<file path="design/flow/design.v">
module conv(clk,rst,clear,w_w,w_in,if_w,if_in,out);
 input	clk;
 input	rst;
 input	clear;
 input	w_w;
 input	if_w;	
 input [16-1:0] w_in;
 input [16-1:0] if_in;
 output signed [16*2+1:0]out;
 wire signed [16*2:0]out1;
 reg signed [16-1:0] weight [2:0];
 reg signed [16-1:0] feature [2:0];
 always@(posedge rst  or posedge clk)
begin
if(rst)
begin
weight[0]<=16'd0;
weight[1]<=16'd0;
weight[2]<=16'd0;
feature[0]<=16'd0;
feature[1]<=16'd0;
feature[2]<=16'd0;
end
else if(clear)
begin
weight[0]<=16'd0;
weight[1]<=16'd0;
weight[2]<=16'd0;
feature[0]<=16'd0;
feature[1]<=16'd0;
feature[2]<=16'd0;
end
else
begin
if(w_w==1'b1 )
begin
weight[0]<=weight[1];
weight[1]<=weight[2];
weight[2]<=w_in;
end
if(if_w==1'b1 )
begin
feature[0]<=feature[1];
feature[1]<=feature[2];
feature[2]<=if_in;
end
end
end
assign out1 = weight[2]*feature[2]+weight[1]*feature[1]+weight[0]*feature[0];
assign out  ={out1[32],out1};
endmodule
module sat_adder(in0, in1, in2, sum);
input  signed[33:0]	in0, in1, in2;
output signed[15:0]	sum;
wire signed[35:0]temp=(in0+in1+in2);
assign sum=($signed(temp)>$signed(36'd255))?16'd255:($signed(temp)<$signed(36'd0))?16'd0:temp[15:0];
endmodule
module Controller (clk, rst, ROM_IF_A, ROM_W_A, ROM_IF_OE, ROM_W_OE, RAM_A, 
					RAM_WE, RAM_OE, sel_if, sel_w, clear, done);
  parameter INIT    = 3'b000,READ_W=3'b001,WRITE=3'b010,READ_C=3'b011,READ_9=3'b100,Done=3'b101;
  input         clk;
  input         rst;
  output reg [19:0] ROM_IF_A, ROM_W_A;
  output reg		ROM_IF_OE, ROM_W_OE;
  output reg [19:0] RAM_A;
  output reg		RAM_WE;
  output reg		RAM_OE;
  output reg [2:0]  sel_if, sel_w;
  output reg		clear;
  output reg 		done;
  reg	[2:0] tsel_if, tsel_w;
  reg   [2:0]  state,n_state;
  reg	[19:0] column;
  reg   [19:0]  row;
  reg   [3:0]	counter;
always@(posedge clk or posedge rst)begin 
if(rst)
	state<=INIT;
else
	state<=n_state;
end
always@(posedge clk or posedge rst)begin 
  if(rst)begin
    counter<=4'd0;
  end
else if(state==READ_W && counter==4'd9)
      counter<=4'd0;
  else if(state==READ_W)
     counter<=counter+4'd1;
  else if(state==READ_C)
     counter<=counter+4'd1;
  else if(state==READ_9)
     counter<=counter+4'd1;
  else if(state==WRITE || state==INIT)
     counter<=4'd0;
end
always@(*)begin 
    if(state==INIT)begin
    sel_w=3'b0;
      sel_if=3'b0;
end
else if(state==READ_W)
	begin
if(counter==4'd0)begin
                  sel_w=3'b000;
		  sel_if=3'b000;
              end
else  if(counter==4'd1)begin
  			sel_w=3'b001;
		  sel_if=3'b001;
end
else if(counter==4'd2)begin
  			sel_w=3'b001;
		  sel_if=3'b001;
end
else if(counter==4'd3)begin
  			sel_w=3'b001;
		  sel_if=3'b001;
end
else   if(counter==4'd4)begin
                  sel_w=3'b010;
		  sel_if=3'b010;
              end
else   if(counter==4'd5)begin
                  sel_w=3'b010;
		  sel_if=3'b010;
              end
else   if(counter==4'd6)begin
                  sel_w=3'b010;
		  sel_if=3'b010;
              end
else  if(counter==4'd7)begin
                  sel_w=3'b100;
	          sel_if=3'b100;
              end
else  if(counter==4'd8)begin
                  sel_w=3'b100;
	          sel_if=3'b100;
              end
else  if(counter==4'd9)begin
                  sel_w=3'b100;
	          sel_if=3'b100;
              end
else begin
 	           sel_w=3'b100;
	          sel_if=3'b100;
    end
end
else if(state==READ_C)
	begin
          if(counter==4'd0)begin
                  sel_if=3'b000;
	            sel_w=3'b000;
              end
         else if(counter==4'd1)begin
                  sel_if=3'b001;
			sel_w=3'b000;
              end
         else if(counter==4'd2)begin
                  sel_if=3'b010;
			sel_w=3'b000;
              end
	 else if(counter==4'd3)begin
                  sel_if=3'b100;
			sel_w=3'b000;
              end
else  begin
			sel_if=3'b100;
			sel_w=3'b000;
end
    end
else if(state==READ_9)begin
if(counter==4'd0)begin
                  sel_w=3'b000;
		  sel_if=3'b000;
              end
else  if(counter==4'd1)begin
  			sel_w=3'b000;
		  sel_if=3'b001;
end
else if(counter==4'd2)begin
  			sel_w=3'b000;
		  sel_if=3'b001;
end
else if(counter==4'd3)begin
  			sel_w=3'b000;
		  sel_if=3'b001;
end
else   if(counter==4'd4)begin
                  sel_w=3'b000;
		  sel_if=3'b010;
              end
else   if(counter==4'd5)begin
                  sel_w=3'b000;
		  sel_if=3'b010;
              end
else   if(counter==4'd6)begin
                  sel_w=3'b000;
		  sel_if=3'b010;
              end
else  if(counter==4'd7)begin
                  sel_w=3'b000;
	          sel_if=3'b100;
              end
else  if(counter==4'd8)begin
                  sel_w=3'b000;
	          sel_if=3'b100;
              end
else  if(counter==4'd9)begin
                  sel_w=3'b000;
	          sel_if=3'b100;
              end
else begin
sel_w=3'b000;
	          sel_if=3'b100;
end
end
	else if(state==WRITE)
   begin
	          sel_if=3'b000;
                  sel_w=3'b000;
    end
     else
begin
		sel_if=3'b000;
                  sel_w=3'b000;
end
end
always@(*)begin 
if(state==INIT)
RAM_A=20'd0;
if(column==20'd0)
RAM_A=(row<<8)+column;
else
RAM_A=(row<<8)+(column-20'd2);
end
always@(*)begin 
if(state==INIT)
ROM_IF_A=20'd0;
 else   if(state==READ_W)begin
   if(counter==4'd0)begin
    ROM_IF_A=(row<<8)+(row<<1)+column;
   end
  else if(counter==4'd1)begin
    ROM_IF_A=(row<<8)+(row<<1)+(column+20'd1);
   end
   else if(counter==4'd2)begin
    ROM_IF_A=(row<<8)+(row<<1)+(column+20'd2);
   end
   else if(counter==4'd3)begin
    ROM_IF_A=((row+20'd1)<<8)+((row+20'd1)<<1)+column;
   end
    else if(counter==4'd4)begin
    ROM_IF_A=((row+20'd1)<<8)+((row+20'd1)<<1)+(column+20'd1);
   end
    else if(counter==4'd5)begin
    ROM_IF_A=((row+20'd1)<<8)+((row+20'd1)<<1)+(column+20'd2);
   end
    else if(counter==4'd6)begin
    ROM_IF_A=((row+20'd2)<<8)+((row+20'd2)<<1)+column;
   end
    else if(counter==4'd7)begin
    ROM_IF_A=((row+20'd2)<<8)+((row+20'd2)<<1)+(column+20'd1);
   end
    else if(counter==4'd8)begin
    ROM_IF_A=((row+20'd2)<<8)+((row+20'd2)<<1)+(column+20'd2);
   end
    else if(counter==4'd9)begin
    ROM_IF_A=((row+20'd2)<<8)+((row+20'd2)<<1)+(column+20'd2);
   end
else ROM_IF_A=((row+20'd2)<<8)+((row+20'd2)<<1)+(column+20'd2);
   end
   else if(state==READ_9)begin
    if(counter==4'd0)begin
    ROM_IF_A=(row<<8)+(row<<1)+column;
   end
  else if(counter==4'd1)begin
    ROM_IF_A=(row<<8)+(row<<1)+(column+20'd1);
   end
   else if(counter==4'd2)begin
    ROM_IF_A=(row<<8)+(row<<1)+(column+20'd2);
   end
   else if(counter==4'd3)begin
    ROM_IF_A=((row+20'd1)<<8)+((row+20'd1)<<1)+column;
   end
    else if(counter==4'd4)begin
    ROM_IF_A=((row+20'd1)<<8)+((row+20'd1)<<1)+(column+20'd1);
   end
    else if(counter==4'd5)begin
    ROM_IF_A=((row+20'd1)<<8)+((row+20'd1)<<1)+(column+20'd2);
   end
    else if(counter==4'd6)begin
    ROM_IF_A=((row+20'd2)<<8)+((row+20'd2)<<1)+column;
   end
    else if(counter==4'd7)begin
    ROM_IF_A=((row+20'd2)<<8)+((row+20'd2)<<1)+(column+20'd1);
   end
    else if(counter==4'd8)begin
    ROM_IF_A=((row+20'd2)<<8)+((row+20'd2)<<1)+(column+20'd2);
   end
    else if(counter==4'd9)begin
    ROM_IF_A=((row+20'd2)<<8)+((row+20'd2)<<1)+(column+20'd2);
   end
else ROM_IF_A=((row+20'd2)<<8)+((row+20'd2)<<1)+(column+20'd2);
    end   
   else if(state==READ_C)begin
          if(counter==4'd0)begin
             ROM_IF_A=(row<<8)+(row<<1)+column;
          end
         else if(counter==4'd1)begin
             ROM_IF_A=((row+20'd1)<<8)+((row+20'd1)<<1)+column;
          end
         else if(counter==4'd2)begin
             ROM_IF_A=((row+20'd2)<<8)+((row+20'd2)<<1)+column;
          end
	 else if(counter==4'd3)begin
             ROM_IF_A=((row+20'd2)<<8)+((row+20'd2)<<1)+column;
          end
         else
 ROM_IF_A=((row+20'd2)<<8)+((row+20'd2)<<1)+column;
   end
else
ROM_IF_A=20'd0;
end
always@(*)begin 
   if(state==INIT)
ROM_W_A=20'd0;
 else   if(state==READ_W)begin
          if(counter==4'd0)begin
             ROM_W_A=20'd0;
              end
         else if(counter==4'd1)begin
             ROM_W_A=20'd1;
              end
         else if(counter==4'd2)begin
             ROM_W_A=20'd2;
              end
         else if(counter==4'd3)begin
             ROM_W_A=20'd3;
              end
         else if(counter==4'd4)begin
             ROM_W_A=20'd4;
              end
         else if(counter==4'd5)begin
             ROM_W_A=20'd5;
              end
         else if(counter==4'd6)begin
             ROM_W_A=20'd6;
              end
         else if(counter==4'd7)begin
             ROM_W_A=20'd7;
              end
         else if(counter==4'd8)begin
             ROM_W_A=20'd8;
              end
	else if(counter==4'd9)begin
	ROM_W_A=20'd8;
	end
else ROM_W_A=20'd8;
    end   
else
ROM_W_A=20'd0;
end
always@(posedge clk or posedge rst)begin 
  if(rst)begin
     column<=20'd0;
	 row<=20'd0;
  end
else if (column==20'd0 && state==WRITE)
begin
column<=column+20'd3;
end
  else if(state==WRITE && column==20'd257)begin
        column<=20'd0;
        row<=row+20'd1;
   end
  else if(state==WRITE)
   column<=column+20'd1;
  else if(state==READ_C)
  row<=row;
end
always@(*)begin 
  case(state)
       INIT:begin
            n_state=READ_W;
end
       READ_W:begin
                  if(counter==4'd9)
                     n_state=WRITE;
                  else
                     n_state=READ_W;
              end
       READ_C:begin
                  if(counter==4'd3)
                     n_state=WRITE;
                  else
                     n_state=READ_C;
              end
       READ_9:begin
                  if(counter==4'd9)
                     n_state=WRITE;
                  else
                     n_state=READ_9;
              end
       WRITE:begin
                  if(column==20'd257&&row==20'd255)
                     n_state=Done;
                  else if(column==20'd257)
                     n_state=READ_9;
                  else
                     n_state=READ_C;
              end
       Done:n_state=INIT;    
 default:n_state=Done;
endcase
end
always@(*)begin  
case(state)
INIT:begin
	ROM_IF_OE=1'b0;
	ROM_W_OE=1'b0;
	RAM_WE=1'b0;
	RAM_OE=1'b0;
	clear=1'b0;
	done=1'b0;
	end
READ_W:begin
        ROM_IF_OE=1'b1;
	ROM_W_OE=1'b1;
	RAM_WE=1'b0;
	RAM_OE=1'b0;
	clear=1'b0;
	done=1'b0;
      end
WRITE:begin
      ROM_IF_OE=1'b0;
	ROM_W_OE=1'b0;
	RAM_WE=1'b1;
	RAM_OE=1'b0;
	clear=1'b0;
	done=1'b0;
	end
READ_C:begin
      ROM_IF_OE=1'b1;
	ROM_W_OE=1'b0;
	RAM_WE=1'b0;
	RAM_OE=1'b0;
	clear=1'b0;
	done=1'b0;
	end
READ_9:begin
      ROM_IF_OE=1'b1;
	ROM_W_OE=1'b0;
	RAM_WE=1'b0;
	RAM_OE=1'b0;
	clear=1'b0;
	done=1'b0;
	end
Done:begin
      ROM_IF_OE=1'b0;
	ROM_W_OE=1'b0;
	RAM_WE=1'b0;
	RAM_OE=1'b0;
	clear=1'b0;
	done=1'b1;
	end
default:begin
	ROM_IF_OE=1'b0;
	ROM_W_OE=1'b0;
	RAM_WE=1'b0;
	RAM_OE=1'b0;
	clear=1'b0;
	done=1'b0;
	end
endcase
end
endmodule
`timescale 1ns/10ps
module system (clk, rst, ROM_IF_Q, ROM_W_Q, RAM_Q, ROM_IF_A, ROM_W_A,
  ROM_IF_OE, ROM_W_OE, RAM_A, RAM_WE, RAM_OE, RAM_D, done);
  input         clk;
  input         rst;
  input  [15:0] ROM_IF_Q, ROM_W_Q;
  input  [15:0] RAM_Q;
  output [19:0] ROM_IF_A, ROM_W_A;
  output		ROM_IF_OE, ROM_W_OE;
  output [19:0] RAM_A;
  output        RAM_WE;
  output        RAM_OE;
  output [15:0] RAM_D;
  output        done;
  wire [2:0]  sel_if, sel_w;
  wire 		  clear;
  wire [33:0]	out0, out1, out2;
  conv conv1 (
  .clk(clk), .rst(rst), .clear(clear), .w_w(sel_w[0]), .w_in(ROM_W_Q), .if_w(sel_if[0]), .if_in(ROM_IF_Q), .out(out0));
  conv conv2 (
  .clk(clk), .rst(rst), .clear(clear), .w_w(sel_w[1]), .w_in(ROM_W_Q), .if_w(sel_if[1]), .if_in(ROM_IF_Q), .out(out1));
  conv conv3 (
  .clk(clk), .rst(rst), .clear(clear), .w_w(sel_w[2]), .w_in(ROM_W_Q), .if_w(sel_if[2]), .if_in(ROM_IF_Q), .out(out2));
  sat_adder a1 (
  .in0(out0), .in1(out1), .in2(out2), .sum(RAM_D));
  Controller c1(
  .clk(clk), .rst(rst), .ROM_IF_A(ROM_IF_A), .ROM_W_A(ROM_W_A), .ROM_IF_OE(ROM_IF_OE),
  .ROM_W_OE(ROM_W_OE), .RAM_A(RAM_A), .RAM_WE(RAM_WE), .RAM_OE(RAM_OE), .sel_if(sel_if),
  .sel_w(sel_w), .clear(clear), .done(done));
endmodule
</file>
<file path="design/flow/run.sh">
#!/bin/bash
# the make line also repeats each setting of config.mk as NAME=value (left out here)
make -C /OpenROAD-flow-scripts/flow DESIGN_CONFIG=/design/flow/config.mk WORK_HOME=/design/flow/orfs CLKGATE_MAP_FILE= finish
</file>
<file path="design/flow/config.mk">
export PLATFORM = sky130hd
export DESIGN_NAME = system
export DESIGN_NICKNAME = system
export VERILOG_FILES = /design/flow/design.v
export SDC_FILE = /design/flow/constraint.sdc
export NUM_CORES = 4
export LEC_CHECK = 0
export CAP_MARGIN = 20
export CORE_MARGIN = 2
export CORE_UTILIZATION = 72
export CTS_CLUSTER_DIAMETER = 59
export PLACE_DENSITY_LB_ADDON = 0.06
export SETUP_SLACK_MARGIN = 3.39
export SLEW_MARGIN = 20
</file>
<file path="design/flow/constraint.sdc">
create_clock -name core_clock -period 11.9 [get_ports {clk}]
set_input_delay 2.3800 -clock core_clock [delete_from_list [all_inputs] [get_ports {clk}]]
set_output_delay 2.3800 -clock core_clock [all_outputs]
set_load 0.01 [all_outputs]
</file>
==> results of run 1 <==
stage by stage:
| stage | power [W] | area, sq um | hold WS, ns |
|---|---|---|---|
| CTS | 0.00388 | 142000 | 0.403 |
| detailed placement | 0.00174 | 138000 | 0.391 |
| global placement | 0.00172 | 138000 | 0.379 |
| floorplan | 0.00146 | 122000 | 0.414 |
what timing repair did:
item	CTS
hold buffers	0
gates resized	305
hold endpoints to repair	0
cloned	0
setup endpoints to repair	20
buffers inserted	59
pin swaps	102
==> impl_metrics.csv, run 1 <==
group,metric,value,unit
synth,syn_area,121000,sq um
synth,ys_sh_adder,53.9,%
synth,ys_ff,338,
die,die_y,415,microns
cts,cts_max_level,3,
synth,ys_cells,13217,
die,die_area,172000,sq um
synth,logic_family,"adder cells",
synth,ys_types,99,
die,initCoreUtil,72.6,%
placement,dp_cells,16844,
synth,yosysWarnings,4,
cts,root_buffer,"clkbuf_16",
placement,portBuffers,89,
synth,synthAoiAreaFrac,7.01,%
synth,yosys-top-cells-count,"inv_1, fa_1, nand2_1",
synth,syn_avg_cell_area,9.19,sq um
synth,simple_gate_share,14.1,%
placement,dp_hpwl,349000,microns
die,coreArea,167000,sq um
synth,synth.largest_area_cell,"fa_1",
die,ios,131,
synth,yosysMostFrequentCell,"inv_1",
synth,topCellsByArea,"fa_1, ha_1, inv_1, dfrtp_1, and2_1",
synth,synthCells,13217,
synth,yosys-stat-area,121000,sq um
placement,dp_slack,-5.62,ns
synth,top_area_share,43.0,%
cts,cts_max_path_buffers,3,
synth,edf_count,0,
die,row_count,150,
synth,ys_sh_xor,4.44,%
synth,synthArstFlopShare,100,%
synth,seq_area_frac_synth,6.96,%
status,stop_stage,"global routing",
die,fp.dieW,415,microns
placement,gp_congestion,1.06,
cts,numCtsBuffers,74,
synth,mux_share,2.74,%
synth,synth-main-ff-cell,"dfrtp_1",
cts,cts.sinks,338,
status,status,"did not finish",
==> inputs of run 2 (changes only) <==
- ABC_AREA: unset -> 1
- CORE_ASPECT_RATIO: unset -> 0.5
- CTS_CLUSTER_DIAMETER: 59 -> 395
- CTS_CLUSTER_SIZE: unset -> 100
- PLACE_DENSITY: unset -> 0.44
- PLACE_DENSITY_LB_ADDON: 0.06 -> unset
- SETUP_SLACK_MARGIN: 3.39 -> unset
- TNS_END_PERCENT: unset -> 5
- clock period: 11.9 -> 12.1 ns (I/O delays scaled with it)
==> impl_metrics.csv, run 2 <==
group,metric,value,unit
cts,numCtsBuffers,7,
grt,grtUsageTotal,75.7,%
synth,synthCells,15397,
synth,top_area_share,42.1,%
synth,synthArstFlopShare,100,%
synth,ys_types,68,
synth,mux_share,0.996,%
synth,synthAoiAreaFrac,6.33,%
die,coreArea,171000,sq um
placement,postPlaceCellArea,138000,sq um
synth,edf_count,0,
synth,syn_area,124000,sq um
die,die_area,176000,sq um
synth,yosysWarnings,4,
synth,topCellsByArea,"fa_1, inv_1, ha_1, nand2_1, dfrtp_1",
status,stop_stage,"global routing",
synth,synth.largest_area_cell,"fa_1",
placement,gp_congestion,1.07,
die,die_y,297,microns
synth,seq_area_frac_synth,6.83,%
placement,portBuffers,89,
cts,cts.sinks,338,
cts,cts_max_path_buffers,3,
synth,ys_cells,15397,
synth,simple_gate_share,13.2,%
cts,root_buffer,"clkbuf_16",
synth,ys_sh_xor,4.02,%
synth,yosysMostFrequentCell,"inv_1",
synth,synth-main-ff-cell,"dfrtp_1",
synth,syn_avg_cell_area,8.05,sq um
cts,cts_max_level,1,
placement,dp_cells,18740,
die,ios,131,
synth,ys_ff,338,
status,status,"did not finish",
synth,yosys-top-cells-count,"inv_1, nand2_1, fa_1",
die,initCoreUtil,72.6,%
synth,yosys-stat-area,124000,sq um
grt,grt_overflow,346,
die,row_count,107,
synth,logic_family,"adder cells",
die,fp.dieW,591,microns
placement,dp_hpwl,365000,microns
synth,ys_sh_adder,52.8,%
status,stop_error,"[ERROR GRT-0232] Routing congestion too high. Check the congestion heatmap in the GUI.",
run 2: metal layers:
metal | GRT overflow | track usage [%]
met4 | 162 | 68.6
met5 | 0 | 40.4
met1 | 10 | 77.3
met3 | 12 | 62.6
met2 | 162 | 90.9
run 2: timing repair:
action / 4_1_cts
setup endpoints to repair: 8
resized: 327
pin swaps: 146
setup buffers: 77
hold buffers: 0
cloned: 0
run 2: per-stage QoR:
| step | setup TNS (ns) | setup WS [ns] | hold WS, ns |
|---|---|---|---|
| 2_1_floorplan | -19.06 | -2.39 | 0.414 |
| 3_3_place_gp | -30.73 | -3.85 | 0.369 |
| 3_5_place_dp | -33.45 | -4.19 | 0.372 |
| 4_1_cts | -31.78 | -3.98 | 0.405 |
==> inputs of run 3 (changes only) <==
- CAP_MARGIN: 20 -> 5
- CORE_ASPECT_RATIO: 0.5 -> unset
- CTS_CLUSTER_DIAMETER: 395 -> 59
- CTS_CLUSTER_SIZE: 100 -> unset
- PLACE_DENSITY: 0.44 -> unset
- TNS_END_PERCENT: 5 -> unset
- clock period: 12.1 -> 13.2 ns (I/O delays scaled with it)
==> impl_metrics.csv, run 3 <==
group,metric,value,unit
synth,edf_count,0,
cts,holdBufCountCts,0,
placement,dp_hpwl,372000,microns
synth,syn_avg_cell_area,8.05,sq um
synth,mux_share,0.996,%
die,die_y,419,microns
placement,portBuffers,89,
die,fp.dieW,419,microns
placement,dp_slack,-3.13,ns
synth,yosys-stat-area,124000,sq um
synth,syn_area,124000,sq um
placement,postPlaceCellArea,138000,sq um
die,row_count,152,
synth,topCellsByArea,"fa_1, inv_1, ha_1, nand2_1, dfrtp_1",
status,stop_error,"[ERROR GRT-0116] Global routing finished with congestion. Check the congestion regions in the DRC Viewer.",
synth,yosys-top-cells-count,"inv_1, nand2_1, fa_1",
grt,grtUsageTotal,63.8,%
cts,cts_max_level,3,
synth,ys_cells,15397,
synth,synth-main-ff-cell,"dfrtp_1",
placement,gp_congestion,1.08,
synth,synth.largest_area_cell,"fa_1",
synth,logic_family,"adder cells",
synth,synthAoiAreaFrac,6.33,%
synth,ys_sh_xor,4.02,%
synth,synthArstFlopShare,100,%
synth,yosysMostFrequentCell,"inv_1",
grt,grt_overflow,4,
synth,top_area_share,42.1,%
synth,seq_area_frac_synth,6.83,%
cts,cts_max_path_buffers,3,
cts,root_buffer,"clkbuf_16",
die,initCoreUtil,72.3,%
die,ios,131,
synth,yosysWarnings,4,
die,coreArea,171000,sq um
synth,ys_sh_adder,52.8,%
cts,cts.sinks,338,
synth,synthCells,15397,
status,status,"did not finish",
synth,ys_ff,338,
synth,simple_gate_share,13.2,%
status,stop_stage,"global routing",
synth,ys_types,68,
die,die_area,175000,sq um
cts,numCtsBuffers,67,
run 3: per-layer routing:
layer  track usage (%)  GRT overflow
met4              53.1             2
met3              44.4             0
met2              82.8             2
met1              68.4             0
met5              20.8             0
run 3: per-stage QoR:
stage | TNS [ns] | cells | hold slack (ns)
after floorplan | -11.71 | 15421 | 0.414
after global placement | -22.91 | 18772 | 0.361
after detailed placement | -24.91 | 18772 | 0.377
after CTS | -25.06 | 18973 | 0.382
run 3: repair_timing:
item	CTS
setup endpoints to repair	8
setup buffers	80
gates resized	330
hold endpoints to repair	0
pin swaps	161
==> inputs of run 4 (changes only) <==
- ABC_AREA: 1 -> 0
- CAP_MARGIN: 5 -> 20
- CELL_PAD_IN_SITES_GLOBAL_PLACEMENT: unset -> 1
- CORE_UTILIZATION: 72 -> 21
- CTS_CLUSTER_DIAMETER: 59 -> unset
- CTS_CLUSTER_SIZE: unset -> 13
- GPL_ROUTABILITY_DRIVEN: unset -> 0
- GPL_TIMING_DRIVEN: unset -> 0
- HOLD_SLACK_MARGIN: unset -> 0.25
- PLACE_DENSITY_LB_ADDON: unset -> 0.0
- SETUP_SLACK_MARGIN: unset -> 5.0
- TNS_END_PERCENT: unset -> 45
- clock period: 13.2 -> 30.7 ns (I/O delays scaled with it)
==> impl_metrics.csv, run 4 <==
group,metric,value,unit
flow_run,drv_cap,0,
pwr,power.density,9.95,nW/um^2
worst_hold_path,hold_start,"c1.state[4]",
worst_setup_path,cp_slowest_cell,"clkbuf_1",
synth,synth-main-ff-cell,"dfrtp_1",
pwr,leakagePower,63.4,nW
synth,synthArstFlopShare,100,%
timing,slew_viol_final,0,
final_layout,area_growth,11.1,%
cts,holdBufCountCts,0,
timing,period_minus_slack,24.86,ns
synth,yosysMostFrequentCell,"inv_1",
die,die_y,765,microns
pwr,p_comb,0.000195,W
synth,ys_sh_adder,53.9,%
final_layout,regArea,8460,sq um
worst_setup_path,worstPathArrival,18.72,ns
synth,syn_area,121000,sq um
worst_hold_path,min_path_type,"reg2reg",
pwr,power_frac_comb,14.5,%
drt,drtIter0Drc,4534,
timing,maxSlewHeadroom,12.9,%
timing,finalHoldViolCount,0,
worst_setup_path,rr_worst_depth,9,
worst_setup_path,cpLargestDelayFamily,"adder cells",
timing,period_used_share,81.0,%
worst_hold_path,min_to,"c1.state[0]",
placement,dp_hpwl,475000,microns
worst_setup_path,crit_path_max_fanout,10,
synth,seq_area_frac_synth,6.96,%
pwr,switching_share,32.9,%
grt,grt_pass1_wl,789000,microns
synth,simple_gate_share,14.1,%
pwr,powerSeq,0.000459,W
grt,antenna_found_initial,99,
synth,ys_ff,338,
timing,skew,0.0787,ns
pwr,seqPwrFrac,34.1,%
final_layout,fin_nets,17123,
synth,yosys-stat-area,121000,sq um
grt,grtUsageTotal,19.0,%
cts,path_clk_slew,0.06,ns
cts,clk_latency,0.77,ns
cts,root_buffer,"clkbuf_16",
final_layout,area.combinational,100000,sq um
pwr,clkPwrFrac,51.3,%
synth,ys_sh_xor,4.44,%
worst_setup_path,r2r_start,"c1.counter[3]",
synth,synthAoiAreaFrac,7.01,%
worst_setup_path,r2r_slack,25.20,ns
worst_hold_path,worstHoldPathCells,0,
drt,ant_nets,0,
pwr,powerClk,0.000689,W
die,die_area,584000,sq um
drt,first_pass_iters,16,
synth,mux_share,2.74,%
cts,numCtsBuffers,54,
drt,num_vias,89712,
synth,yosysWarnings,4,
timing,setup_tns,0,ns
timing,rsz0062_at_grt,"false",
synth,topCellsByArea,"fa_1, ha_1, inv_1, dfrtp_1, and2_1",
timing,setup_violations,0,
die,initCoreUtil,21.1,%
synth,synth.largest_area_cell,"fa_1",
worst_setup_path,crit_top_cell,"fa_1",
synth,synthCells,13217,
flow_run,warnings,79,
die,row_count,279,
placement,portBuffers,89,
worst_setup_path,slowest_delay,0.66,ns
synth,yosys-top-cells-count,"inv_1, fa_1, nand2_1",
synth,ys_types,99,
drt,drc,0,
grt,grt_pass1_vias,100803,
die,coreArea,577000,sq um
synth,top_area_share,43.0,%
pwr,internal_power,0.000902,W
drt,wl,549000,microns
synth,syn_avg_cell_area,9.19,sq um
timing,tightestPinTransition,1.30,ns
pwr,maxPowerGroup,"clock",
cts,tritoncts,"built",
timing,max_freq,40.2,MHz
synth,logic_family,"adder cells",
worst_setup_path,worstSetupStartpoint,"conv1.feature[1][9]",
worst_setup_path,crit_end,"RAM_D[2]",
die,ios,131,
cts,cts.sinks,338,
timing,timing.hold.ws,0.387,ns
pwr,ir_worst_vdd,0.0432,mV
worst_setup_path,required,24.56,ns
synth,edf_count,0,
status,status,"complete, no violations",
drt,vias_per_cell,4.22,
grt,grt_overflow,0,
worst_setup_path,r2r-end,"conv1.weight[1][2]",
cts,cts_max_level,2,
cts,cts_max_path_buffers,3,
worst_setup_path,critPathBufInv,12,
drt,wl_per_cell,25.8,microns
grt,grt_max_degree,78,
worst_setup_path,critPathLaunchType,"register",
final_layout,fillers,63596,
pwr,power_switching,0.000441,W
worst_setup_path,crit_cells,53,
die,fp.dieW,765,microns
worst_setup_path,setup.worst_path.end_class,"primary output",
worst_setup_path,critPathKind,"reg2out",
synth,ys_cells,13217,
run 4: layout make-up:
cell class | instances | share of cell area (%)
inverters | 3036 | 8.45
flip-flops and latches | 338 | 6.27
clock inverters | 34 | 0.290
diodes | 77 | 0.143
clock buffers | 63 | 1.09
well taps | 7727 | 7.16
multi-input cells | 9416 | 74.3
plain buffers | 451 | 1.42
repair buffers | 110 | 0.880
run 4: repair_timing:
item / 4_1_cts / 5_1_grt
gates resized: 7 / 64
setup buffers: 0 / 0
setup endpoints to repair: 8 / 8
run 4: stage by stage:
step | util (%) | setup WS [ns] | power (W) | area (sq um) | std cells
after global placement | 22.9 | 5.48 | 0.000670 | 132000 | 21057
after floorplan | - | 10.96 | 0.000561 | 122000 | 13241
after detailed placement | 23.0 | 5.66 | 0.000671 | 133000 | 21077
final | 23.4 | 5.84 | 0.00134 | 135000 | 21252
after global routing | 23.4 | 5.00 | 0.00141 | 135000 | 21189
after CTS | 23.3 | 5.00 | 0.00139 | 135000 | 21174
run 4: routing by layer:
metal	up-vias	global-route usage [%]	share of wire, %
li1	40525	-	-
met1	47621	27.9	50
met2	1355	31.3	46
met3	211	1.19	2.6
met4	0	2.32	1.3
met5	-	0	0
==> inputs of run 5 (changes only) <==
- ABC_AREA: 0 -> unset
- CAP_MARGIN: 20 -> 10
- CELL_PAD_IN_SITES_GLOBAL_PLACEMENT: 1 -> unset
- CORE_UTILIZATION: 21 -> 40
- CTS_CLUSTER_SIZE: 13 -> unset
- GPL_ROUTABILITY_DRIVEN: 0 -> unset
- GPL_TIMING_DRIVEN: 0 -> unset
- HOLD_SLACK_MARGIN: 0.25 -> unset
- PLACE_DENSITY_LB_ADDON: 0.0 -> 0.1
- SETUP_SLACK_MARGIN: 5.0 -> 4.39
- TNS_END_PERCENT: 45 -> unset
- clock period: 30.7 -> 22.0 ns (I/O delays scaled with it)
==> impl_metrics.csv, run 5 <==
group,metric,value,unit
timing,tightestPinTransition,1.25,ns
cts,path_clk_slew,0.06,ns
drt,wl,376000,microns
synth,topCellsByArea,"fa_1, ha_1, inv_1, dfrtp_1, and2_1",
worst_hold_path,hold_start,"c1.state[4]",
worst_setup_path,r2r_start,"c1.counter[0]",
synth,ys_cells,13217,
worst_setup_path,critPathKind,"reg2out",
synth,ys_types,99,
grt,antenna_found_initial,23,
placement,portBuffers,89,
synth,logic_family,"adder cells",
synth,syn_area,121000,sq um
synth,ys_sh_xor,4.44,%
die,ios,131,
worst_setup_path,critPathLaunchType,"register",
worst_setup_path,rr_worst_depth,12,
drt,drc,0,
worst_hold_path,min_path_type,"reg2reg",
synth,synthAoiAreaFrac,7.01,%
final_layout,regArea,8850,sq um
worst_hold_path,worstHoldPathCells,0,
grt,grt_pass1_vias,98059,
status,status,"complete, no violations",
timing,period_minus_slack,19.51,ns
cts,cts_max_level,2,
grt,grt_pass1_wl,591000,microns
final_layout,fillers,29511,
synth,simple_gate_share,14.1,%
drt,wl_per_cell,21.6,microns
synth,yosysMostFrequentCell,"inv_1",
pwr,ir_worst_vdd,0.0641,mV
pwr,power_frac_comb,13.8,%
final_layout,fin_util,44.4,%
worst_setup_path,crit_end,"RAM_D[0]",
pwr,internal_power,0.00127,W
worst_setup_path,worstSetupStartpoint,"conv3.weight[2][11]",
final_layout,area_growth,10.6,%
pwr,p_comb,0.000252,W
cts,tritoncts,"built",
flow_run,warnings,81,
timing,slew_viol_final,0,
die,fp.dieW,555,microns
pwr,powerSeq,0.000641,W
synth,yosys-top-cells-count,"inv_1, fa_1, nand2_1",
cts,root_buffer,"clkbuf_16",
final_layout,fin_cells,17371,
worst_setup_path,setup.worst_path.end_class,"primary output",
synth,ys_ff,338,
cts,numCtsBuffers,52,
timing,setup_violations,0,
pwr,powerClk,0.000941,W
cts,cts_max_path_buffers,3,
die,die_y,555,microns
synth,top_area_share,43.0,%
synth,yosys-stat-area,121000,sq um
synth,seq_area_frac_synth,6.96,%
pwr,seqPwrFrac,34.9,%
timing,max_freq,51.3,MHz
die,row_count,202,
synth,synthArstFlopShare,100,%
die,die_area,308000,sq um
pwr,switching_share,30.9,%
timing,timing.hold.ws,0.427,ns
worst_setup_path,cp_slowest_cell,"fa_1",
placement,dp_cells,16968,
worst_setup_path,critPathBufInv,14,
cts,clk_latency,0.74,ns
synth,yosysWarnings,4,
placement,dp_hpwl,301000,microns
synth,edf_count,0,
drt,num_vias,90147,
final_layout,fin_nets,17049,
timing,skew,0.0725,ns
synth,mux_share,2.74,%
worst_setup_path,crit_top_cell,"fa_1",
timing,setup_tns,0,ns
worst_setup_path,r2r_slack,16.74,ns
cts,cts.sinks,338,
drt,ant_nets,0,
pwr,clkPwrFrac,51.3,%
flow_run,drv_cap,0,
synth,synth.largest_area_cell,"fa_1",
grt,grt_overflow,0,
timing,rsz0062_at_grt,"true",
pwr,power.density,13.7,nW/um^2
drt,drtIter0Drc,5209,
timing,setup_ws,2.49,ns
pwr,leakagePower,64.5,nW
die,initCoreUtil,40.1,%
pwr,maxPowerGroup,"clock",
worst_setup_path,crit_path_max_fanout,5,
synth,synthCells,13217,
grt,grtUsageTotal,25.0,%
timing,maxSlewHeadroom,16.2,%
timing,finalHoldViolCount,0,
synth,ys_sh_adder,53.9,%
worst_setup_path,cpLargestDelayFamily,"adder cells",
drt,vias_per_cell,5.19,
worst_setup_path,slowest_delay,0.58,ns
drt,first_pass_iters,6,
synth,syn_avg_cell_area,9.19,sq um
worst_setup_path,required,17.60,ns
pwr,power_switching,0.000567,W
synth,synth-main-ff-cell,"dfrtp_1",
grt,grt_max_degree,81,
timing,period_used_share,88.7,%
worst_setup_path,crit_cells,56,
worst_hold_path,min_to,"c1.state[0]",
worst_setup_path,worstPathArrival,15.11,ns
placement,dp_slack,1.40,ns
worst_setup_path,r2r-end,"conv3.feature[0][5]",
final_layout,area.combinational,103000,sq um
cts,holdBufCountCts,0,
die,coreArea,303000,sq um
placement,gp_congestion,0.937,
==> run 5: area by class of cell <==
type | instances | area share (%)
Multi-Input combinational cell | 9416 | 76.6
Tap cell | 3978 | 3.71
Clock inverter | 34 | 0.326
Inverter | 3036 | 8.50
Clock buffer | 64 | 1.08
Antenna cell | 16 | 0.0298
Sequential cell | 338 | 6.59
Timing Repair Buffer | 489 | 3.14
==> run 5: per-layer routing <==
metal | up-vias | part of all wire, % | global-route usage, %
met2 | 2207 | 47 | 40.6
met5 | - | 0.026 | 0
li1 | 40277 | - | -
met3 | 457 | 5.1 | 2.75
met4 | 16 | 2.8 | 6.37
met1 | 47190 | 45 | 35.5
==> run 5: timing repair <==
item | 4_1_cts | 5_1_grt
gates resized | 757 | 78
buffers inserted | 259 | 30
endpoints found under the setup margin | 8 | 8
pin swaps | 213 | 72
==> run 5: metrics by stage <==
stage / total power, W / area (sq um)
detailed placement: 0.000876 / 127000
finish: 0.00183 / 134000
CTS: 0.00186 / 134000
global route: 0.00191 / 134000
global placement: 0.000873 / 127000
floorplan: 0.000784 / 122000
==> inputs of run 6 (changes only) <==
- CAP_MARGIN: 10 -> 20
- CORE_UTILIZATION: 40 -> 72
- CTS_CLUSTER_SIZE: unset -> 40
- MAX_ROUTING_LAYER: unset -> met4
- PLACE_DENSITY_LB_ADDON: 0.1 -> unset
- SETUP_SLACK_MARGIN: 4.39 -> -1.5
- clock period: 22.0 -> 15.8 ns (I/O delays scaled with it)
==> impl_metrics.csv, run 6 <==
group,metric,value,unit
worst_setup_path,crit_top_cell,"fa_1",
drt,ant_nets,0,
drt,drtIter0Drc,8705,
status,so.violations,"negative setup slack",
worst_setup_path,r2r_start,"c1.counter[3]",
pwr,maxPowerGroup,"clock",
cts,root_buffer,"clkbuf_16",
cts,clk_latency,0.75,ns
die,coreArea,167000,sq um
grt,grtUsageTotal,44.9,%
synth,ys_sh_xor,4.44,%
synth,edf_count,0,
worst_hold_path,worstHoldPathCells,0,
synth,top_area_share,43.0,%
timing,finalHoldViolCount,0,
drt,wl,363000,microns
synth,synth-main-ff-cell,"dfrtp_1",
grt,grt_pass1_vias,109748,
cts,path_clk_slew,0.07,ns
timing,max_freq,53.2,MHz
cts,cts.sinks,338,
worst_setup_path,setup.worst_path.end_class,"primary output",
synth,synthAoiAreaFrac,7.01,%
timing,timing.hold.ws,0.466,ns
pwr,internal_power,0.00175,W
worst_setup_path,critPathKind,"reg2out",
worst_setup_path,cp_slowest_cell,"a311oi_4",
grt,antenna_found_initial,13,
worst_hold_path,hold_start,"c1.state[4]",
pwr,ir_worst_vdd,0.0902,mV
cts,cts_max_path_buffers,3,
die,fp.dieW,415,microns
die,ios,131,
synth,yosysWarnings,4,
drt,vias_per_cell,5.95,
flow_run,drv_cap,0,
synth,yosys-stat-area,121000,sq um
synth,synth.largest_area_cell,"fa_1",
pwr,leakagePower,69.6,nW
pwr,switching_share,31.3,%
placement,dp_cells,16504,
drt,wl_per_cell,21.8,microns
timing,tightestPinTransition,1.17,ns
final_layout,fin_cells,16617,
timing,setup_ws,-2.99,ns
worst_setup_path,required,12.64,ns
worst_setup_path,rr_worst_depth,10,
synth,syn_area,121000,sq um
worst_setup_path,crit_end,"RAM_D[6]",
synth,ys_sh_adder,53.9,%
worst_hold_path,min_path_type,"reg2reg",
pwr,power_switching,0.000794,W
pwr,powerSeq,0.000879,W
timing,skew,0.0676,ns
worst_setup_path,crit_cells,55,
timing,period_used_share,119,%
placement,portBuffers,89,
cts,numCtsBuffers,50,
drt,num_vias,98840,
cts,holdBufCountCts,0,
die,die_area,172000,sq um
synth,ys_types,99,
die,die_y,415,microns
worst_setup_path,crit_path_max_fanout,8,
synth,yosysMostFrequentCell,"inv_1",
synth,seq_area_frac_synth,6.96,%
synth,syn_avg_cell_area,9.19,sq um
timing,slew_viol_final,0,
pwr,seqPwrFrac,34.6,%
worst_setup_path,r2r_slack,11.07,ns
cts,tritoncts,"built",
grt,grt_overflow,0,
die,row_count,150,
synth,synthArstFlopShare,100,%
synth,simple_gate_share,14.1,%
grt,grt_max_degree,82,
die,initCoreUtil,72.6,%
status,status,"finished with violations",
synth,mux_share,2.74,%
worst_setup_path,critPathLaunchType,"register",
grt,grt_pass1_wl,583000,microns
timing,setup_violations,8,
worst_setup_path,cpLargestDelayFamily,"adder cells",
synth,logic_family,"adder cells",
worst_setup_path,critPathBufInv,17,
synth,synthCells,13217,
worst_setup_path,worstSetupStartpoint,"conv2.feature[1][4]",
pwr,total_power,0.00254,W
timing,rsz0062_at_grt,"true",
synth,topCellsByArea,"fa_1, ha_1, inv_1, dfrtp_1, and2_1",
final_layout,area_growth,12.4,%
pwr,power.density,18.6,nW/um^2
worst_setup_path,r2r-end,"conv3.feature[0][2]",
flow_run,warnings,83,
worst_hold_path,min_to,"c1.state[0]",
pwr,clkPwrFrac,50.1,%
timing,period_minus_slack,18.79,ns
worst_setup_path,worstPathArrival,15.63,ns
synth,ys_cells,13217,
final_layout,fin_nets,18072,
worst_setup_path,slowest_delay,0.58,ns
pwr,powerClk,0.00127,W
synth,yosys-top-cells-count,"inv_1, fa_1, nand2_1",
pwr,power_frac_comb,15.3,%
drt,drc,0,
placement,dp_hpwl,303000,microns
pwr,p_comb,0.000389,W
drt,first_pass_iters,8,
timing,maxSlewHeadroom,21.2,%
synth,ys_ff,338,
placement,gp_congestion,1.03,
cts,cts_max_level,2,
[run 6: cell type report]
class	count	area, sq um
Multi-Input combinational cell	9416	100000
Sequential cell	338	8490
Clock buffer	61	1360
Timing Repair Buffer	1514	11700
Inverter	3036	11400
Antenna cell	18	45.0
Clock inverter	30	379
Tap cell	2204	2760
Fill cell	10010	30900
[run 6: per-layer routing]
layer,vias up,global-route usage (%),wire [microns]
li1,42314,-,-
met1,49819,54.9,132000
met2,5254,70.3,169000
met3,1453,7.95,34400
met4,0,26.9,27400
met5,-,-,0
[run 6: repair_timing]
action | in CTS | in global routing
buffers inserted | 6 | 1
pin swaps | 23 | 12
gates resized | 80 | 35
endpoints found under the setup margin | 8 | 8
[run 6: stage by stage]
stage | setup slack (ns) | TNS, ns | util, % | instance area (sq um)
2_1_floorplan | -0.957 | -7.60 | - | 122000
3_3_place_gp | -2.40 | -19.18 | 80.2 | 134000
3_5_place_dp | -2.61 | -20.79 | 80.2 | 134000
4_1_cts | -2.88 | -22.64 | 81.4 | 136000
5_1_grt | -3.40 | -26.80 | 81.5 | 136000
6_report | -2.99 | -23.38 | 81.5 | 136000
==> inputs of run 7 (changes only) <==
- CORE_UTILIZATION: 72 -> 67
- CTS_CLUSTER_SIZE: 40 -> unset
- MAX_ROUTING_LAYER: met4 -> unset
- SETUP_SLACK_MARGIN: -1.5 -> unset
- clock period: 15.8 -> 18.0 ns (I/O delays scaled with it)
==> impl_metrics.csv, run 7 <==
group,metric,value,unit
worst_setup_path,crit_cells,61,
final_layout,area.combinational,101000,sq um
synth,ys_ff,338,
worst_setup_path,critPathBufInv,17,
flow_run,drv_cap,0,
worst_setup_path,crit_end,"RAM_D[6]",
worst_setup_path,worstSetupStartpoint,"conv2.feature[2][5]",
die,fp.dieW,430,microns
drt,first_pass_iters,9,
drt,wl_per_cell,21.0,microns
worst_setup_path,critPathLaunchType,"register",
timing,period_used_share,104,%
cts,clk_latency,0.73,ns
drt,num_vias,95161,
synth,synthArstFlopShare,100,%
synth,synthAoiAreaFrac,7.01,%
timing,maxSlewHeadroom,20.8,%
synth,edf_count,0,
synth,yosys-top-cells-count,"inv_1, fa_1, nand2_1",
worst_hold_path,min_to,"c1.state[0]",
grt,grtUsageTotal,38.9,%
placement,postPlaceCellArea,132000,sq um
grt,grt_max_degree,74,
worst_setup_path,r2r-end,"conv3.feature[0][5]",
die,row_count,156,
synth,ys_sh_xor,4.44,%
final_layout,fillers,12858,
worst_setup_path,r2r_slack,13.37,ns
synth,mux_share,2.74,%
final_layout,regArea,8530,sq um
drt,drtIter0Drc,7069,
timing,finalHoldViolCount,0,
die,coreArea,180000,sq um
cts,tritoncts,"built",
synth,yosysWarnings,4,
grt,grt_pass1_vias,103804,
synth,yosys-stat-area,121000,sq um
synth,seq_area_frac_synth,6.96,%
synth,synthCells,13217,
drt,drc,0,
pwr,p_comb,0.000334,W
worst_setup_path,rr_worst_depth,13,
cts,numCtsBuffers,50,
status,so.violations,"negative setup slack",
synth,topCellsByArea,"fa_1, ha_1, inv_1, dfrtp_1, and2_1",
timing,max_freq,53.3,MHz
drt,ant_nets,0,
synth,logic_family,"adder cells",
synth,top_area_share,43.0,%
synth,ys_cells,13217,
synth,yosysMostFrequentCell,"inv_1",
timing,setup_violations,8,
pwr,ir_worst_vdd,0.0852,mV
worst_setup_path,required,14.40,ns
pwr,power_frac_comb,14.9,%
timing,setup_ws,-0.751,ns
grt,met2_usage,63.7,%
pwr,maxPowerGroup,"clock",
final_layout,fin_nets,17843,
synth,ys_sh_adder,53.9,%
grt,use_met3,6.36,%
pwr,internal_power,0.00154,W
timing,slew_viol_final,0,
placement,gp_congestion,1.01,
pwr,powerClk,0.00113,W
drt,vias_per_cell,5.75,
grt,grt_pass1_wl,559000,microns
flow_run,warnings,84,
grt,grt_busiest_layer,"met2",
cts,holdBufCountCts,0,
synth,syn_area,121000,sq um
final_layout,area_growth,12.1,%
grt,antenna_found_initial,8,
synth,syn_avg_cell_area,9.19,sq um
pwr,switching_share,31.2,%
worst_setup_path,critPathKind,"reg2out",
worst_setup_path,setup.worst_path.end_class,"primary output",
cts,root_buffer,"clkbuf_16",
pwr,powerSeq,0.000771,W
placement,portBuffers,89,
synth,synth-main-ff-cell,"dfrtp_1",
synth,ys_types,99,
worst_setup_path,crit_path_max_fanout,8,
timing,tightestPinTransition,1.18,ns
die,die_area,185000,sq um
drt,wl,347000,microns
status,status,"finished with violations",
timing,period_minus_slack,18.75,ns
cts,cts_max_path_buffers,3,
cts,path_clk_slew,0.06,ns
pwr,seqPwrFrac,34.5,%
pwr,power_switching,0.000697,W
cts,cts.sinks,338,
timing,rsz0062_at_grt,"true",
placement,dp_hpwl,292000,microns
synth,simple_gate_share,14.1,%
worst_setup_path,r2r_start,"c1.counter[0]",
worst_setup_path,cp_slowest_cell,"fa_1",
cts,cts_max_level,2,
die,initCoreUtil,67.3,%
pwr,clkPwrFrac,50.6,%
worst_hold_path,hold_start,"c1.state[4]",
worst_hold_path,worstHoldPathCells,0,
worst_setup_path,worstPathArrival,15.15,ns
pwr,total_power,0.00224,W
grt,grt_overflow,0,
pwr,leakagePower,68.5,nW
timing,timing.hold.ws,0.438,ns
timing,skew,0.0645,ns
pwr,power.density,16.4,nW/um^2
grt,gr-usage-met1,49.5,%
worst_setup_path,slowest_delay,0.58,ns
die,die_y,430,microns
die,ios,131,
final_layout,design_area,136000,sq um
worst_hold_path,min_path_type,"reg2reg",
worst_setup_path,crit_top_cell,"fa_1",
worst_setup_path,cpLargestDelayFamily,"adder cells",
synth,synth.largest_area_cell,"fa_1",
[run 7: per-stage QoR]
stage / setup TNS, ns / utilization [%] / std cells / setup WS, ns
3_3_place_gp: -7.34 / 73.4 / 16400 / -0.950
2_1_floorplan: 0 / - / 13241 / 0.803
4_1_cts: -5.16 / 75.1 / 16519 / -0.687
3_5_place_dp: -8.84 / 73.4 / 16400 / -1.14
6_report: -5.68 / 75.5 / 16542 / -0.751
5_1_grt: -9.20 / 75.5 / 16535 / -1.19
[run 7: layout make-up]
class                           count  area share [%]
Multi-Input combinational cell   9416            74.5
Inverter                         3036            8.38
Timing Repair Buffer             1285            7.39
Sequential cell                   338            6.26
Tap cell                         2370            2.18
Clock buffer                       58           0.963
Clock inverter                     31           0.348
Antenna cell                        8          0.0147
[run 7: per-layer routing]
metal	up-vias	share of wire (%)	routed length (microns)
met5	-	0.026	91
met4	12	7.1	24500
met3	1001	7.3	25400
li1	41850	-	-
met1	48661	38	131000
met2	3637	48	165000
[run 7: timing repair]
action / 4_1_cts / 5_1_grt
endpoints found under the setup margin: 8 / 8
buffers inserted: 34 / 15
gates resized: 282 / 110
pin swaps: 131 / 75
==> inputs of run 8 (changes only) <==
- CORE_UTILIZATION: 67 -> 40
- SETUP_SLACK_MARGIN: unset -> -0.97
- clock period: 18.0 -> 21.4 ns (I/O delays scaled with it)
==> impl_metrics.csv, run 8 <==
group,metric,value,unit
synth,edf_count,0,
worst_setup_path,r2r_start,"c1.counter[2]",
worst_setup_path,crit_top_cell,"fa_1",
worst_hold_path,hold_start,"c1.state[4]",
pwr,leakagePower,62.7,nW
timing,setup_tns,-0.432,ns
cts,root_buffer,"clkbuf_16",
worst_hold_path,worstHoldPathCells,0,
pwr,ir_worst_vdd,0.0395,mV
worst_setup_path,crit_path_max_fanout,18,
drt,vias_per_cell,5.16,
die,fp.dieW,555,microns
timing,maxSlewHeadroom,22.0,%
worst_setup_path,r2r_slack,16.99,ns
final_layout,area_growth,5.69,%
timing,tightestPinTransition,1.14,ns
synth,seq_area_frac_synth,6.96,%
die,coreArea,303000,sq um
drt,drtIter0Drc,5572,
drt,drc,0,
final_layout,area.combinational,99900,sq um
worst_setup_path,crit_end,"RAM_D[2]",
timing,max_freq,46.6,MHz
placement,dp_cells,16995,
worst_setup_path,rr_worst_depth,9,
timing,period_minus_slack,21.47,ns
synth,topCellsByArea,"fa_1, ha_1, inv_1, dfrtp_1, and2_1",
final_layout,fin_cells,17097,
drt,first_pass_iters,6,
worst_setup_path,worstPathArrival,17.19,ns
synth,yosys-top-cells-count,"inv_1, fa_1, nand2_1",
cts,numCtsBuffers,47,
drt,num_vias,88160,
grt,grt_max_degree,103,
timing,setup_violations,8,
synth,yosysWarnings,4,
die,ios,131,
final_layout,fin_nets,16782,
synth,yosys-stat-area,121000,sq um
flow_run,warnings,82,
die,initCoreUtil,40.1,%
cts,post_cts_buffers,0,
flow_run,drv_cap,0,
worst_setup_path,worstSetupStartpoint,"conv2.feature[2][1]",
die,row_count,202,
status,status,"finished with violations",
worst_setup_path,critPathKind,"reg2out",
worst_setup_path,slowest_delay,0.82,ns
cts,path_clk_slew,0.06,ns
cts,cts.sinks,338,
synth,syn_avg_cell_area,9.19,sq um
pwr,seqPwrFrac,37.2,%
synth,syn_area,121000,sq um
worst_hold_path,min_to,"c1.state[0]",
pwr,clkPwrFrac,49.7,%
synth,mux_share,2.74,%
synth,synth.largest_area_cell,"fa_1",
grt,grtUsageTotal,22.6,%
pwr,p_comb,0.000230,W
die,die_y,555,microns
synth,logic_family,"adder cells",
cts,cts_max_level,2,
worst_setup_path,cpLargestDelayFamily,"adder cells",
synth,yosysMostFrequentCell,"inv_1",
synth,synth-main-ff-cell,"dfrtp_1",
placement,gp_congestion,0.929,
worst_setup_path,critPathLaunchType,"register",
timing,skew,0.0515,ns
synth,synthCells,13217,
worst_setup_path,required,17.12,ns
synth,ys_ff,338,
grt,antenna_found_initial,15,
status,so.violations,"negative setup slack",
placement,dp_hpwl,280000,microns
synth,top_area_share,43.0,%
synth,synthAoiAreaFrac,7.01,%
timing,slew_viol_final,0,
pwr,switching_share,30.3,%
synth,ys_sh_adder,53.9,%
final_layout,fillers,29825,
synth,synthArstFlopShare,100,%
worst_hold_path,min_path_type,"reg2reg",
worst_setup_path,cp_slowest_cell,"dfrtp_1",
timing,period_used_share,100,%
drt,ant_nets,0,
pwr,powerSeq,0.000657,W
worst_setup_path,crit_cells,53,
synth,ys_cells,13217,
cts,post_cts_resized,0,
final_layout,regArea,8460,sq um
worst_setup_path,setup.worst_path.end_class,"primary output",
grt,grt_overflow,0,
pwr,power_frac_comb,13.0,%
synth,simple_gate_share,14.1,%
timing,setup_ws,-0.0705,ns
drt,wl_per_cell,19.9,microns
pwr,maxPowerGroup,"clock",
grt,grt_pass1_vias,92569,
synth,ys_sh_xor,4.44,%
drt,wl,340000,microns
pwr,powerClk,0.000878,W
die,die_area,308000,sq um
cts,cts_max_path_buffers,3,
pwr,total_power,0.00176,W
pwr,power_switching,0.000534,W
pwr,internal_power,0.00123,W
cts,holdBufCountCts,0,
pwr,power.density,13.7,nW/um^2
placement,portBuffers,89,
cts,clk_latency,0.70,ns
worst_setup_path,r2r-end,"conv1.feature[0][1]",
grt,grt_pass1_wl,541000,microns
cts,tritoncts,"built",
timing,finalHoldViolCount,0,
worst_setup_path,critPathBufInv,9,
synth,ys_types,99,
## run 8: area by class of cell
cell class              instances  area share, %
well taps                    3978           3.88
multi-input cells            9416           77.8
clock buffers                  57           1.01
clock inverters                29          0.280
repair buffers                227           1.50
inverters                    3036           8.88
diodes                         16         0.0312
flip-flops and latches        338           6.59
## run 8: metrics by stage
step / setup slack [ns] / hold slack (ns) / utilization (%) / instance area, sq um
global placement: 0.752 / 0.379 / 41.9 / 127000
CTS: -0.00586 / 0.401 / 42.4 / 128000
detailed placement: 0.760 / 0.384 / 41.9 / 127000
floorplan: 3.52 / 0.414 / - / 122000
global route: -0.882 / 0.408 / 42.4 / 128000
finish: -0.0705 / 0.399 / 42.4 / 128000
## run 8: layer usage
| layer | wire [microns] | vias to the layer above | global-route usage (%) |
|---|---|---|---|
| met5 | 7 | - | 0 |
| met4 | 9350 | 2 | 5.82 |
| met3 | 20700 | 401 | 2.58 |
| met2 | 162000 | 2488 | 37.5 |
| met1 | 148000 | 45522 | 31.4 |
| li1 | - | 39747 | - |
==> inputs of run 9 (changes only) <==
- ABC_AREA: unset -> 1
- CORE_UTILIZATION: 40 -> 72
- CTS_CLUSTER_DIAMETER: unset -> 59
- SETUP_SLACK_MARGIN: -0.97 -> -0.78
- clock period: 21.4 -> 12.8 ns (I/O delays scaled with it)
==> impl_metrics.csv, run 9 <==
group,metric,value,unit
die,ios,131,
grt,grtUsageTotal,72.9,%
die,row_count,152,
cts,root_buffer,"clkbuf_16",
synth,mux_share,0.996,%
synth,synthArstFlopShare,100,%
synth,ys_types,68,
synth,logic_family,"adder cells",
synth,syn_area,124000,sq um
synth,edf_count,0,
synth,yosys-stat-area,124000,sq um
synth,ys_ff,338,
placement,portBuffers,89,
synth,ys_cells,15397,
synth,ys_sh_adder,52.8,%
synth,synth.largest_area_cell,"fa_1",
synth,yosys-top-cells-count,"inv_1, nand2_1, fa_1",
die,initCoreUtil,72.3,%
synth,yosysWarnings,4,
status,stop_stage,"global routing",
synth,yosysMostFrequentCell,"inv_1",
synth,syn_avg_cell_area,8.05,sq um
status,status,"did not finish",
synth,synth-main-ff-cell,"dfrtp_1",
status,stop_error,"[ERROR GRT-0232] Routing congestion too high. Check the congestion heatmap in the GUI.",
synth,top_area_share,42.1,%
synth,synthAoiAreaFrac,6.33,%
synth,seq_area_frac_synth,6.83,%
synth,synthCells,15397,
die,die_area,175000,sq um
synth,ys_sh_xor,4.02,%
synth,topCellsByArea,"fa_1, inv_1, ha_1, nand2_1, dfrtp_1",
placement,dp_slack,-3.64,ns
placement,gp_congestion,1.09,
placement,dp_hpwl,374000,microns
cts,numCtsBuffers,72,
grt,grt_overflow,313,
die,coreArea,171000,sq um
cts,cts.sinks,338,
die,die_y,419,microns
die,fp.dieW,419,microns
cts,cts_max_level,3,
synth,simple_gate_share,13.2,%
cts,cts_max_path_buffers,3,
[run 9: what timing repair did]
action | CTS
endpoints found under the setup margin | 8
gates resized | 289
setup buffers | 55
hold endpoints to repair | 0
hold buffers | 0
pin swaps | 99
[run 9: per-layer routing]
layer	track usage (%)	GRT overflow
met2	88.6	156
met5	33.9	4
met1	77.4	20
met4	61.5	110
met3	57.9	23
[run 9: metrics by stage]
| stage | area (sq um) | hold WS [ns] | power, W | cells |
|---|---|---|---|---|
| 3_3_place_gp | 138000 | 0.372 | 0.00115 | 18787 |
| 4_1_cts | 142000 | 0.381 | 0.00327 | 18971 |
| 2_1_floorplan | 125000 | 0.414 | 0.00111 | 15421 |
| 3_5_place_dp | 138000 | 0.379 | 0.00116 | 18787 |
==> inputs of run 10 (changes only) <==
- ABC_AREA: 1 -> unset
- CTS_CLUSTER_DIAMETER: 59 -> 40
- HOLD_SLACK_MARGIN: unset -> -0.08
- MAX_ROUTING_LAYER: unset -> met4
- PLACE_DENSITY_LB_ADDON: unset -> 0.01
- SETUP_SLACK_MARGIN: -0.78 -> 4.25
- TNS_END_PERCENT: unset -> 5
- clock period: 12.8 -> 14.3 ns (I/O delays scaled with it)
==> impl_metrics.csv, run 10 <==
group,metric,value,unit
synth,synthCells,13217,
die,fp.dieW,415,microns
die,die_area,172000,sq um
synth,synthAoiAreaFrac,7.01,%
die,coreArea,167000,sq um
die,die_y,415,microns
cts,cts_max_level,3,
placement,portBuffers,89,
die,ios,131,
grt,grt_overflow,482,
synth,topCellsByArea,"fa_1, ha_1, inv_1, dfrtp_1, and2_1",
placement,dp_hpwl,344000,microns
synth,ys_cells,13217,
synth,top_area_share,43.0,%
synth,mux_share,2.74,%
die,initCoreUtil,72.6,%
cts,cts_max_path_buffers,3,
status,stop_error,"[ERROR GRT-0116] Global routing finished with congestion. Check the congestion regions in the DRC Viewer.",
synth,syn_area,121000,sq um
synth,seq_area_frac_synth,6.96,%
status,status,"did not finish",
synth,edf_count,0,
synth,ys_sh_xor,4.44,%
cts,holdBufCountCts,0,
synth,synthArstFlopShare,100,%
cts,root_buffer,"clkbuf_16",
synth,synth.largest_area_cell,"fa_1",
status,stop_stage,"global routing",
synth,yosys-top-cells-count,"inv_1, fa_1, nand2_1",
synth,syn_avg_cell_area,9.19,sq um
synth,simple_gate_share,14.1,%
synth,ys_sh_adder,53.9,%
die,row_count,150,
synth,synth-main-ff-cell,"dfrtp_1",
cts,numCtsBuffers,90,
synth,ys_types,99,
synth,yosysMostFrequentCell,"inv_1",
synth,yosysWarnings,4,
synth,ys_ff,338,
cts,cts.sinks,338,
synth,logic_family,"adder cells",
synth,yosys-stat-area,121000,sq um
grt,grtUsageTotal,67.4,%
placement,gp_congestion,1.08,
[run 10: what timing repair did]
action                                 CTS
resized                                115
pin swaps                               41
setup endpoints to repair               14
setup buffers                           16
endpoints found under the hold margin    0
[run 10: stage by stage]
stage	power [W]	setup TNS, ns	instance area [sq um]	setup slack [ns]	instances
floorplan	0.00121	-12.23	122000	-1.53	13241
global placement	0.00141	-25.84	136000	-3.24	16610
detailed placement	0.00143	-30.63	136000	-3.85	16610
CTS	0.00360	-33.65	140000	-4.24	16790
[run 10: per-layer routing]
metal	GRT overflow	GRT usage, %
met1	40	70.1
met2	218	85.4
met3	60	47.0
met4	164	55.5
met5	-	-
==> inputs of run 11 (changes only) <==
- CELL_PAD_IN_SITES_DETAIL_PLACEMENT: unset -> 1
- CELL_PAD_IN_SITES_GLOBAL_PLACEMENT: unset -> 2
- CORE_ASPECT_RATIO: unset -> 1.85
- CORE_MARGIN: 2 -> 7
- CORE_UTILIZATION: 72 -> 40
- CTS_CLUSTER_DIAMETER: 40 -> unset
- CTS_CLUSTER_SIZE: unset -> 62
- HOLD_SLACK_MARGIN: -0.08 -> unset
- PLACE_DENSITY_LB_ADDON: 0.01 -> unset
- SETUP_SLACK_MARGIN: 4.25 -> unset
- TNS_END_PERCENT: 5 -> 15
- clock period: 14.3 -> 12.0 ns (I/O delays scaled with it)
==> impl_metrics.csv, run 11 <==
group,metric,value,unit
status,status,"finished with violations",
status,so.violations,"negative setup slack",
cts,cts.sinks,338,
worst_setup_path,r2r_start,"c1.counter[0]",
timing,rsz0062_at_grt,"true",
cts,path_clk_slew,0.07,ns
synth,ys_types,99,
worst_setup_path,rr_worst_depth,12,
synth,yosys-stat-area,121000,sq um
worst_setup_path,crit_end,"RAM_D[6]",
timing,max_freq,56.8,MHz
synth,seq_area_frac_synth,6.96,%
pwr,seqPwrFrac,33.9,%
drt,first_pass_iters,5,
timing,setup_tns,-44.66,ns
synth,ys_ff,338,
grt,grtUsageTotal,30.2,%
timing,setup_ws,-5.60,ns
placement,dp_hpwl,410000,microns
pwr,maxPowerGroup,"clock",
placement,gp_congestion,0.953,
placement,postPlaceCellArea,142000,sq um
synth,synthAoiAreaFrac,7.01,%
worst_setup_path,critPathBufInv,15,
die,fp.dieW,419,microns
final_layout,design_area,145000,sq um
grt,grt_max_degree,115,
worst_setup_path,cpLargestDelayFamily,"adder cells",
synth,yosys-top-cells-count,"inv_1, fa_1, nand2_1",
pwr,clkPwrFrac,49.8,%
synth,simple_gate_share,14.1,%
timing,setup_violations,8,
synth,synthCells,13217,
pwr,ir_worst_vdd,0.124,mV
worst_setup_path,r2r-end,"conv3.feature[1][6]",
synth,logic_family,"adder cells",
worst_setup_path,required,9.60,ns
worst_hold_path,worstHoldPathCells,0,
final_layout,fin_nets,18668,
timing,maxSlewHeadroom,17.8,%
grt,grt_pass1_wl,709000,microns
worst_setup_path,critPathKind,"reg2out",
synth,ys_cells,13217,
drt,wl_per_cell,24.5,microns
timing,slew_viol_final,0,
worst_hold_path,hold_start,"c1.state[4]",
final_layout,area_growth,19.3,%
pwr,power.density,23.6,nW/um^2
die,row_count,275,
synth,syn_area,121000,sq um
flow_run,warnings,87,
pwr,total_power,0.00342,W
timing,period_used_share,147,%
worst_setup_path,crit_top_cell,"fa_1",
worst_setup_path,worstSetupStartpoint,"conv2.weight[2][6]",
synth,synth.largest_area_cell,"fa_1",
drt,ant_nets,0,
die,die_y,764,microns
timing,period_minus_slack,17.60,ns
cts,cts_max_level,2,
drt,drtIter0Drc,3265,
worst_setup_path,crit_path_max_fanout,7,
pwr,powerSeq,0.00116,W
grt,antenna_found_initial,32,
drt,vias_per_cell,5.14,
synth,ys_sh_adder,53.9,%
cts,numCtsBuffers,49,
die,ios,131,
worst_setup_path,crit_cells,58,
synth,synth-main-ff-cell,"dfrtp_1",
worst_setup_path,setup.worst_path.end_class,"primary output",
synth,mux_share,2.74,%
worst_setup_path,slowest_delay,0.56,ns
worst_setup_path,r2r_slack,7.16,ns
pwr,power_switching,0.00113,W
pwr,internal_power,0.00230,W
worst_hold_path,min_to,"c1.state[0]",
pwr,switching_share,32.9,%
cts,root_buffer,"clkbuf_16",
synth,yosysWarnings,4,
grt,grt_overflow,0,
drt,wl,466000,microns
worst_hold_path,min_path_type,"reg2reg",
synth,syn_avg_cell_area,9.19,sq um
worst_setup_path,worstPathArrival,15.20,ns
timing,skew,0.0417,ns
synth,synthArstFlopShare,100,%
synth,ys_sh_xor,4.44,%
timing,tightestPinTransition,1.22,ns
synth,topCellsByArea,"fa_1, ha_1, inv_1, dfrtp_1, and2_1",
synth,yosysMostFrequentCell,"inv_1",
pwr,p_comb,0.000558,W
cts,tritoncts,"built",
drt,num_vias,97833,
synth,edf_count,0,
pwr,leakagePower,72.9,nW
pwr,powerClk,0.00171,W
pwr,power_frac_comb,16.3,%
cts,clk_latency,0.74,ns
die,die_area,320000,sq um
cts,cts_max_path_buffers,3,
drt,drc,0,
synth,top_area_share,43.0,%
grt,grt_pass1_vias,118701,
flow_run,drv_cap,0,
placement,portBuffers,89,
worst_setup_path,cp_slowest_cell,"fa_2",
die,initCoreUtil,40.2,%
timing,finalHoldViolCount,0,
worst_setup_path,critPathLaunchType,"register",
die,coreArea,302000,sq um
run 11: per-stage QoR:
stage                     std cells  util [%]  hold WS, ns  setup slack, ns
after global routing          19018      47.9        0.431            -6.14
after floorplan               13241         -        0.414            -3.45
after detailed placement      18881      46.9        0.398            -6.34
after CTS                     19004      47.9        0.415            -5.72
final                         19023      47.9        0.413            -5.60
after global placement        18881      46.9        0.399            -6.07
run 11: cell type report:
type | instances | area [sq um]
fill | 34778 | 157000
inverter | 3036 | 11400
clock buffer | 62 | 1330
tap | 4016 | 5020
sequential | 338 | 8500
timing repair buffer | 2111 | 17100
clock inverter | 29 | 378
antenna | 15 | 37.5
multi-input combinational | 9416 | 101000
run 11: layer usage:
| layer | track usage (%) | vias up | part of all wire (%) |
|---|---|---|---|
| met1 | 29.3 | 51528 | 34 |
| met5 | - | - | 0 |
| met3 | 1.87 | 1117 | 2.2 |
| met4 | 16.9 | 0 | 7.4 |
| li1 | - | 43484 | - |
| met2 | 58.8 | 1704 | 57 |
run 11: what timing repair did:
| item | in CTS | in global routing |
|---|---|---|
| setup buffers | 32 | 4 |
| cloned | 1 | 0 |
| gates resized | 224 | 34 |
| endpoints found under the setup margin | 8 | 8 |
| hold buffers | 0 | 0 |
| pin swaps | 87 | 18 |
Power and IR drop assume default switching activity.
